Setup of run A:
==> flow/design.v (excerpt) <==
module test_wrapper #(
	parameter SYS_VERSION = 41,
	parameter WIDTH = 16,
	parameter NUM_SUB_MON = 3
)(
	input clk,
	input reset,
	input       [5:0] slave_address,
	input             slave_read,
	input             slave_write,
	input      [31:0] slave_writedata,
	output reg [31:0] slave_readdata,
	output [WIDTH-1:0] dut_a,
	output [WIDTH-1:0] dut_b,
	input  [WIDTH-1:0] dut_out
);
	reg  [31:0] d_hpc_ctrl;
	wire [31:0] o_hpc_datctr;
	wire [31:0] o_hpc_errctr;
	wire [31:0] o_hpc_sysver;
	wire [31:0] o_hpc_dutdelay;
	reg  [31:0] i_hpc_fselect;
	reg  [31:0] i_hpc_fmanual_a;
	reg  [31:0] i_hpc_fmanual_b;
	reg  [31:0] i_hpc_fbitset_a;
	reg  [31:0] i_hpc_fbitset_b;
	reg  [31:0] i_hpc_fbitclr_a;
	reg  [31:0] i_hpc_fbitclr_b;
	reg  [31:0] o_hpc_maxacc;
	reg  [31:0] o_hpc_minacc;
	localparam D_CTRL_ADDR     = 6'h00;
	localparam O_SYSVER_ADDR   = 6'h04;
	localparam I_FSELECT_ADDR    = 6'h10;
	localparam I_FMANUAL_A_ADDR  = 6'h14;
	localparam I_FMANUAL_B_ADDR  = 6'h18;
	localparam I_FBITSET_A_ADDR  = 6'h1C;
	localparam I_FBITSET_B_ADDR  = 6'h20;
	localparam I_FBITCLR_A_ADDR  = 6'h24;
	localparam I_FBITCLR_B_ADDR  = 6'h28;
  ...
clock: 1.55 ns
lec_check: 0
cap_margin: 20
core_margin: 2
core_utilization: 72
cts_cluster_size: 31
hold_slack_margin: -0.09
place_density: 0.64
setup_slack_margin: 0.42
slew_margin: 20
run.sh (not shown) runs the stock make flow with config.mk's settings and CLKGATE_MAP_FILE=.
Run A failed in clock tree synthesis (4_1_cts) with DPL-0033.
Inputs modified between run A and run B:
# run A
export LEC_CHECK = 0
export CAP_MARGIN = 20
export CORE_MARGIN = 2
export CORE_UTILIZATION = 72
export CTS_CLUSTER_SIZE = 31
export HOLD_SLACK_MARGIN = -0.09
export PLACE_DENSITY = 0.64
export SETUP_SLACK_MARGIN = 0.42
export SLEW_MARGIN = 20
create_clock -name core_clock -period 1.55 [get_ports {clk}]
# run B
export LEC_CHECK = 0
export CAP_MARGIN = 20
export CORE_MARGIN = 2
export CORE_UTILIZATION = 72
export CTS_CLUSTER_SIZE = 31
export HOLD_SLACK_MARGIN = -0.09
export PLACE_DENSITY = 0.64
export SETUP_SLACK_MARGIN = -0.16
export SLEW_MARGIN = 20
create_clock -name core_clock -period 1.55 [get_ports {clk}]
Across run A and run B, no clean finish was achieved. Tool error DPL-0033 stopped run A during clock tree synthesis (4_1_cts); no final results. As far as mean instance size in the synthesized netlist is concerned, run B and run A perform about the same. Run B vs. run A: number of cells in the design after placement has increased, area after synthesis has remained practically unchanged.
Inputs modified between run B and run C:
# run B
export LEC_CHECK = 0
export CAP_MARGIN = 20
export CORE_MARGIN = 2
export CORE_UTILIZATION = 72
export CTS_CLUSTER_SIZE = 31
export HOLD_SLACK_MARGIN = -0.09
export PLACE_DENSITY = 0.64
export SETUP_SLACK_MARGIN = -0.16
export SLEW_MARGIN = 20
create_clock -name core_clock -period 1.55 [get_ports {clk}]
# run C
export LEC_CHECK = 0
export CAP_MARGIN = 20
export CORE_MARGIN = 2
export CORE_UTILIZATION = 40
export SLEW_MARGIN = 20
create_clock -name core_clock -period 2.8 [get_ports {clk}]
==> results <==
Run B did not finish; a tool error ended it in global routing (5_1_grt). Having completed the whole flow, run C delivered a layout that passed the timing, design-rule and antenna checks. Buffer depth of the longest clock path: run C vs run B identical. From run C to run B, synthesized area did not move at all. Placed wire-length estimate after detailed placement (run C / run B): 0.861. Comparing run C against run B, there is no change at all in xor and xnor area share after synthesis.
For run D, these inputs were changed with respect to run C:
# run C
export LEC_CHECK = 0
export CAP_MARGIN = 20
export CORE_MARGIN = 2
export CORE_UTILIZATION = 40
export SLEW_MARGIN = 20
create_clock -name core_clock -period 2.8 [get_ports {clk}]
# run D
export LEC_CHECK = 0
export CAP_MARGIN = 20
export CORE_MARGIN = 2
export CORE_UTILIZATION = 72
export CTS_CLUSTER_SIZE = 50
export HOLD_SLACK_MARGIN = -0.1
export PLACE_DENSITY = 0.76
export SLEW_MARGIN = 20
create_clock -name core_clock -period 3.12 [get_ports {clk}]
### Flow results
- Taking run C as the reference point, the clock power of run D falls by about 20%.
- Per the comparison of run D with run C, number of clock buffers in the layout moved down, global-route wire length before repair decreased 500 um, area growth from synthesis to layout moved down.
- In run D, the part of the power in the clock network came out 2.3 points below the value in run C.
- Changes observed in run D relative to run C: detailed-route wire length on metal 1 has decreased, total length of routed wires shows no meaningful change.
#### Input delta (run E over run D)
# run D
export LEC_CHECK = 0
export CAP_MARGIN = 20
export CORE_MARGIN = 2
export CORE_UTILIZATION = 72
export CTS_CLUSTER_SIZE = 50
export HOLD_SLACK_MARGIN = -0.1
export PLACE_DENSITY = 0.76
export SLEW_MARGIN = 20
create_clock -name core_clock -period 3.12 [get_ports {clk}]
# run E
export LEC_CHECK = 0
export CAP_MARGIN = 20
export CORE_MARGIN = 2
export CORE_UTILIZATION = 71
export CTS_CLUSTER_DIAMETER = 285
export PLACE_DENSITY = 0.39
export SLEW_MARGIN = 20
create_clock -name core_clock -period 2.01 [get_ports {clk}]
### Flow results
- Run E -> stages 100% | layout checks FAIL | negative setup slack
- Compared with run D, run E shows a lower register-to-register slack.
- There was hardly any difference in sequential cell area in the final layout between run E and run D.
- Share of total power in sequential cells, run D and run E: lower on run E
- Layout overhead on the synthesized area (run E over run D): increase, 11 points
- Run E vs. run D: initial antenna violation count went down by 2.
- Diff run D and run E: overall power of the completed layout lower in run D
- From run D to run E the numbers moved as follows: time the final worst path needs with I/O delays and setup now sits lower; maximum frequency has increased; final cell utilization of the core climbed 7.5 points; global-route wire length before repair went up by 14%.
The inputs of run F differ from those of run E as listed below.
# run E
export LEC_CHECK = 0
export CAP_MARGIN = 20
export CORE_MARGIN = 2
export CORE_UTILIZATION = 71
export CTS_CLUSTER_DIAMETER = 285
export PLACE_DENSITY = 0.39
export SLEW_MARGIN = 20
create_clock -name core_clock -period 2.01 [get_ports {clk}]
# run F
export LEC_CHECK = 0
export CAP_MARGIN = 20
export CORE_MARGIN = 2
export CORE_UTILIZATION = 68
export SLEW_MARGIN = 20
create_clock -name core_clock -period 2.94 [get_ports {clk}]
==> comparison <==
- Run F has completed all stages; timing, DRC and antenna checks passed.
- [compare] base=run E new=run F: core utilization before placement went down by 3.3 points; combinational share of power went down by 0.3 points.
- Comparing run E with run F, the worst-case hold slack came out essentially unchanged.
- Pin count of the biggest net entering global routing: run F vs run E up 13
- Of run F and run E, the higher die size belongs to run F.
- Run F consumes less power than run E does.
No activity file was given, so power comes from the tool's default toggle rates.
